==> flow/design.v (excerpt) <==
module main(
    input clk,
    input rst,
    input btnl,
	 input btnd,
	 input btnr,
	 input btnp,
	 input [3:0] speed,
    output [7:0] led,
	 output [6:0] seg,
	 output [3:0] an
    );
Size: about 200 flip-flops, ~29 I/O pins, about 8800 um^2 of cells after synthesis.
Settings: LEC_CHECK=0, ABC_AREA=1, CAP_MARGIN=20, CORE_MARGIN=2, CORE_UTILIZATION=72, CTS_CLUSTER_DIAMETER=366, CTS_CLUSTER_SIZE=10, PLACE_DENSITY_LB_ADDON=0.0, SETUP_SLACK_MARGIN=0.7, SLEW_MARGIN=20; clock period 2.37 ns.
run.sh (not shown) runs the stock make flow with config.mk's settings and CLKGATE_MAP_FILE=.
The baseline passed the timing, design-rule and antenna checks.
==> next run, changes <==
--- a/flow/config.mk
+++ b/flow/config.mk
@@ -8 +7,0 @@
-export ABC_AREA = 1
@@ -11,5 +10 @@
-export CORE_UTILIZATION = 72
-export CTS_CLUSTER_DIAMETER = 366
-export CTS_CLUSTER_SIZE = 10
-export PLACE_DENSITY_LB_ADDON = 0.0
-export SETUP_SLACK_MARGIN = 0.7
+export CORE_UTILIZATION = 40
==> flow/constraint.sdc (replaced) <==
create_clock -name core_clock -period 4.05 [get_ports {clk}]
set_input_delay 0.8100 -clock core_clock [delete_from_list [all_inputs] [get_ports {clk}]]
set_output_delay 0.8100 -clock core_clock [all_outputs]
set_load 0.01 [all_outputs]
Effect: The changed run produced a clean layout. Routed wire length is lower by 15%. Count of clock-buffer cells in the layout came out higher by 8. Sequential share of layout area is higher by 1.1 points. Global-route usage drops by 12 points. Register-to-register slack gains 1.0 ns. Sequential power fell by 41%. Critical path depth went down by 4. Final cell count goes down by 8.7%. Combinational power went down by 54%. Non-clock buffer count falls by 18. Design area is lower by 3.4%.
==> next run, changes <==
--- a/flow/config.mk
+++ b/flow/config.mk
@@ -7,0 +8 @@
+export ABC_AREA = 1
@@ -10 +11,4 @@
-export CORE_UTILIZATION = 40
+export CORE_UTILIZATION = 72
+export CTS_CLUSTER_DIAMETER = 366
+export CTS_CLUSTER_SIZE = 10
+export SETUP_SLACK_MARGIN = 0.7
==> flow/constraint.sdc (replaced) <==
create_clock -name core_clock -period 2.37 [get_ports {clk}]
set_input_delay 0.4740 -clock core_clock [delete_from_list [all_inputs] [get_ports {clk}]]
set_output_delay 0.4740 -clock core_clock [all_outputs]
set_load 0.01 [all_outputs]
After rerunning:
- non-clock buffer count increases by 12
- fmax rose by 37%
- synthesized cell count climbs by about 24%
- critical path depth climbs by 4
- sequential share of layout area is lower by 0.74 points
- area after synthesis went up by about 3.4%
- final cell count came out higher by about 9%
==> next run, changes <==
--- a/flow/config.mk
+++ b/flow/config.mk
@@ -12,3 +12,3 @@
-export CTS_CLUSTER_DIAMETER = 366
-export CTS_CLUSTER_SIZE = 10
-export SETUP_SLACK_MARGIN = 0.7
+export CTS_CLUSTER_SIZE = 90
+export PLACE_DENSITY = 0.35
+export SETUP_SLACK_MARGIN = 0.6
==> flow/constraint.sdc (replaced) <==
create_clock -name core_clock -period 2.25 [get_ports {clk}]
set_input_delay 0.4500 -clock core_clock [delete_from_list [all_inputs] [get_ports {clk}]]
set_output_delay 0.4500 -clock core_clock [all_outputs]
set_load 0.01 [all_outputs]
Effect: The new run finished clean; worst setup slack gets worse by 0.097 ns; combinational power goes up by a little under a tenth; die size is unchanged; total power goes up by about a fifth; final cell count goes up slightly; clock-buffer cell count goes up by 1; synthesized cell count stays the same; utilization goes up by 2.5 points; via count goes up by a few percent; routed wire length goes up by roughly a tenth.

## build 31
main again, from the RTL that the note above started with.
Settings: LEC_CHECK=0, ABC_AREA=1, CAP_MARGIN=20, CELL_PAD_IN_SITES_GLOBAL_PLACEMENT=1, CORE_ASPECT_RATIO=0.55, CORE_MARGIN=7, CORE_UTILIZATION=40, CTS_CLUSTER_DIAMETER=77, GPL_ROUTABILITY_DRIVEN=0, GPL_TIMING_DRIVEN=0, HOLD_SLACK_MARGIN=0.24, PLACE_DENSITY_LB_ADDON=0.02, SETUP_SLACK_MARGIN=-0.24, SLEW_MARGIN=40, TNS_END_PERCENT=100; clock period 10.0 ns.
Here is what was changed in the inputs of build 92 compared with build 31.
- clearing CORE_ASPECT_RATIO, which used to be 0.55
- swapping 40 for 30 in CORE_UTILIZATION
- clearing ABC_AREA, which used to be 1
- clearing CTS_CLUSTER_DIAMETER, which used to be 77
- clearing SETUP_SLACK_MARGIN, which used to be -0.24
- clearing GPL_ROUTABILITY_DRIVEN, which used to be 0
- swapping 7 for 2 in CORE_MARGIN
- clearing TNS_END_PERCENT, which used to be 100
- clearing GPL_TIMING_DRIVEN, which used to be 0
- clearing HOLD_SLACK_MARGIN, which used to be 0.24
- clearing PLACE_DENSITY_LB_ADDON, which used to be 0.02
- clearing CELL_PAD_IN_SITES_GLOBAL_PLACEMENT, which used to be 1
- swapping 40 for 20 in SLEW_MARGIN
- swapping 10.0 for 4.05 in the clock period (ns, I/O delays scaled along)
Findings:
- The final layout from build 31, which completed every stage, passed the timing, design-rule and antenna checks at the end of the flow.
- Build 92 completed end to end with timing, DRC and antenna clean.
- Comparing static leakage for build 31 and build 92, the smaller number came from build 92.
- Relative to build 31, post-layout period usage of the worst path increased by 29 points in build 92.
- Compared with build 31, build 92 shows a detailed route wirelength on metal2 that is 810 um higher.
- The launch point of the critical path comes out mocca.signal_state in one run and clk_1Hz.clk_1Hz in the other, namely in build 92 and build 31 respectively.
diff inputs: build 92 => build 98
- changing CORE_UTILIZATION from 30 to 11
- changing the clock period (ns, I/O delays scaled along) from 4.05 to 13.5
Findings:
Build 98 went all the way through synthesis, placement and routing and the layout is clean on timing, DRC and antenna. From build 92 to build 98, number of sequential cells did not move at all. Via count of build 98 is on par with build 92. Build 92 ended up with nor4_1 as its cell with the largest stage delay on the worst path; build 98 ended up with or2_2. Routed wire length (build 98 vs. build 92) increases by a little under 10%. Net switching power in build 98 is about 70% below build 92. In build 98 the critical path depth turned out 3 higher than in build 92. Layer with the highest usage = met1: build 98; layer with the highest usage = met2: build 92.
The inputs of build 86 differ from those of build 98 as listed below.
- putting SETUP_SLACK_MARGIN at 0.67 where nothing was set
- putting PLACE_DENSITY at 0.35 where nothing was set
- swapping 11 for 72 in CORE_UTILIZATION
- putting CTS_CLUSTER_DIAMETER at 210 where nothing was set
- swapping 13.5 for 2.34 in the clock period (ns, I/O delays scaled along)
==> results <==
Ran to the end and failed final checks on setup timing: build 86. Going from build 98 to build 86, sequential share of layout area higher; aggregate routed wire length +44%. Weighted congestion at the end of routability-driven global placement, build 86 vs build 98: up by more than 10%. Build 86 packs its core tighter than build 98. Reported for build 86 and build 98, remaining routing DRC violations turned out identical to the last digit.
Power is estimated from default activity; no workload was simulated.
